==> job 5211 <==
// CED
module  CED(
  input  clk,
  input  rst,
  input  enable,
  output reg ird,
  input  [7:0] idata,	
  output reg [13:0] iaddr,
  output reg cwr_mag_0,
  output reg [12:0] cdata_mag_wr0,
  output reg crd_mag_0,
  input  [12:0] cdata_mag_rd0,
  output reg [13:0] caddr_mag_0,
  output reg cwr_ang_0,
  output reg [12:0] cdata_ang_wr0,
  output reg crd_ang_0,
  input  [12:0] cdata_ang_rd0,
  output reg [13:0] caddr_ang_0,
  output reg cwr1,
  output reg [12:0] cdata_wr1,
  output reg crd1,
  input  [12:0] cdata_rd1,
  output reg [13:0] caddr_1,
  output reg cwr2,
  output reg [12:0] cdata_wr2,
  output reg [13:0] caddr_2,
  output done
);
clock: 2.7 ns
lec_check: 0
abc_area: 1
cap_margin: 20
core_margin: 2
core_utilization: 72
cts_cluster_diameter: 373
setup_slack_margin: -0.28
slew_margin: 20
run.sh (not shown) runs the stock make flow with config.mk's settings and CLKGATE_MAP_FILE=.
==> inputs of job 8674, as changes to job 5211 <==
Settings changed: ABC_AREA 1 to default, CORE_ASPECT_RATIO from default to 0.51, CORE_MARGIN 2 to 10, CORE_UTILIZATION 72 to 25, CTS_CLUSTER_DIAMETER 373 to default, HOLD_SLACK_MARGIN from default to -0.03, MAX_ROUTING_LAYER from default to met5, MIN_ROUTING_LAYER from default to met2, SETUP_SLACK_MARGIN -0.28 to 2.3.
==> flow/constraint.sdc (replaced) <==
create_clock -name core_clock -period 7.88 [get_ports {clk}]
set_input_delay 1.5760 -clock core_clock [delete_from_list [all_inputs] [get_ports {clk}]]
set_output_delay 1.5760 -clock core_clock [all_outputs]
set_load 0.01 [all_outputs]
==> comparison table <==
Run status: job 8674 timing/DRC/antenna clean; job 5211 stopped before the end
Stage where the flow stopped: job 8674 -; job 5211 clock tree synthesis
Detail Placement HPWL: job 8674 46.7 mm; job 5211 50.4 mm
Area reported by Yosys stat: job 8674 0.0225 mm^2; job 5211 0.0238 mm^2
Row cnt: job 8674 78; job 5211 66
Cell count listed in synth_stat.txt: job 8674 2,352; job 5211 2,995
Multiplexer fraction of the synthesized cell area: job 8674 0.0495; job 5211 0.00706
Chip footprint: job 8674 0.103 mm^2; job 5211 0.0345 mm^2
Weighted congestion at the end of routability-driven global placement: job 8674 0.942; job 5211 0.932
Post-Synth Adder-Cell Area: job 8674 0.0869; job 5211 0.0823
Count of mapped cells out of synthesis: job 8674 2,352; job 5211 2,995
Compound Share, Synth: job 8674 0.152; job 5211 0.130
Initial Utilization: job 8674 0.253; job 5211 0.730
Number of cells in the design after placement: job 8674 3,655; job 5211 3,921

==> run X <==
CED again, from the RTL that the note above started with.
==> flow/config.mk <==
export PLATFORM = sky130hd
export DESIGN_NAME = CED
export DESIGN_NICKNAME = CED
export VERILOG_FILES = /design/flow/design.v
export SDC_FILE = /design/flow/constraint.sdc
export NUM_CORES = 4
export LEC_CHECK = 0
export CAP_MARGIN = 10
export CELL_PAD_IN_SITES_DETAIL_PLACEMENT = 0
export CELL_PAD_IN_SITES_GLOBAL_PLACEMENT = 0
export CORE_MARGIN = 2
export CORE_UTILIZATION = 71
export CTS_CLUSTER_SIZE = 37
export GPL_ROUTABILITY_DRIVEN = 0
export GPL_TIMING_DRIVEN = 1
export MAX_ROUTING_LAYER = met5
export MIN_ROUTING_LAYER = met1
export PLACE_DENSITY = 0.65
export SETUP_SLACK_MARGIN = 0.61
export SLEW_MARGIN = 20
export TNS_END_PERCENT = 10
==> flow/constraint.sdc <==
create_clock -name core_clock -period 3.13 [get_ports {clk}]
set_input_delay 0.6260 -clock core_clock [delete_from_list [all_inputs] [get_ports {clk}]]
set_output_delay 0.6260 -clock core_clock [all_outputs]
set_load 0.01 [all_outputs]
==> run Y: changes against run X <==
Settings changed: CAP_MARGIN 10 to 0, CELL_PAD_IN_SITES_DETAIL_PLACEMENT 0 to not set, CELL_PAD_IN_SITES_GLOBAL_PLACEMENT 0 to not set, CORE_UTILIZATION 71 to 72, CTS_CLUSTER_SIZE 37 to not set, GPL_ROUTABILITY_DRIVEN 0 to not set, GPL_TIMING_DRIVEN 1 to not set, MAX_ROUTING_LAYER met5 to not set, MIN_ROUTING_LAYER met1 to not set, PLACE_DENSITY 0.65 to not set, SETUP_SLACK_MARGIN 0.61 to not set, TNS_END_PERCENT 10 to not set.
==> flow/constraint.sdc (replaced) <==
create_clock -name core_clock -period 4.14 [get_ports {clk}]
set_input_delay 0.8280 -clock core_clock [delete_from_list [all_inputs] [get_ports {clk}]]
set_output_delay 0.8280 -clock core_clock [all_outputs]
set_load 0.01 [all_outputs]
==> impl_metrics.py <==
# Auto-generated metrics
metrics = {
    "status": {
        "status": "aborted with a tool error",
        "stop_stage": "global routing",
        "stop_error": "[ERROR GRT-0232] Routing congestion too high. Check the congestion heatmap in the GUI.",
    },
    "global_route": {
        "grt_remaining_overflow": 3613,
        "groute.layer.met1.usage_pct": 91.2,
        "global_route.usage.total_pct": 103,
        "met2_usage_pct": 143,
    },
    "cts": {
        "cts_resized": 320,
        "post_cts_buffers": 30,
    },
    "floorplan": {
        "die_y_um": 182,
        "starting_utilization_of_the_core_area_pct": 71.7,
        "chipArea_um2": 33100,
        "fp.coreArea_um2": 31400,
        "die_width_um": 182,
    },
    "placement": {
        "place.detailed.instances": 3192,
        "cell_area_reported_after_detailed_placement_um2": 27000,
        "pre_cts_slack_ps": -1590,
    },
}
Source of the figures above: run X

==> impl_metrics.py <==
# Synthesis and PnR figures
metrics = {
    "placement": {
        "pre_cts_slack_ps": -660,
    },
    "sta": {
        "setup_violations": 45,
        "fin_ws_ps": -990,
    },
    "global_route": {
        "grt_remaining_overflow": 0,
        "groute.layer.met1.usage_pct": 49.3,
        "global_route.usage.total_pct": 40.5,
    },
    "floorplan": {
        "chipArea_um2": 32700,
        "fp.coreArea_um2": 30700,
    },
    "status": {
        "status": "failed layout checks",
        "list_of_failed_layout_checks": "negative setup slack",
    },
    "cts": {
        "cts_resized": 100,
        "post_cts_buffers": 22,
    },
}
Source of the figures above: run Y

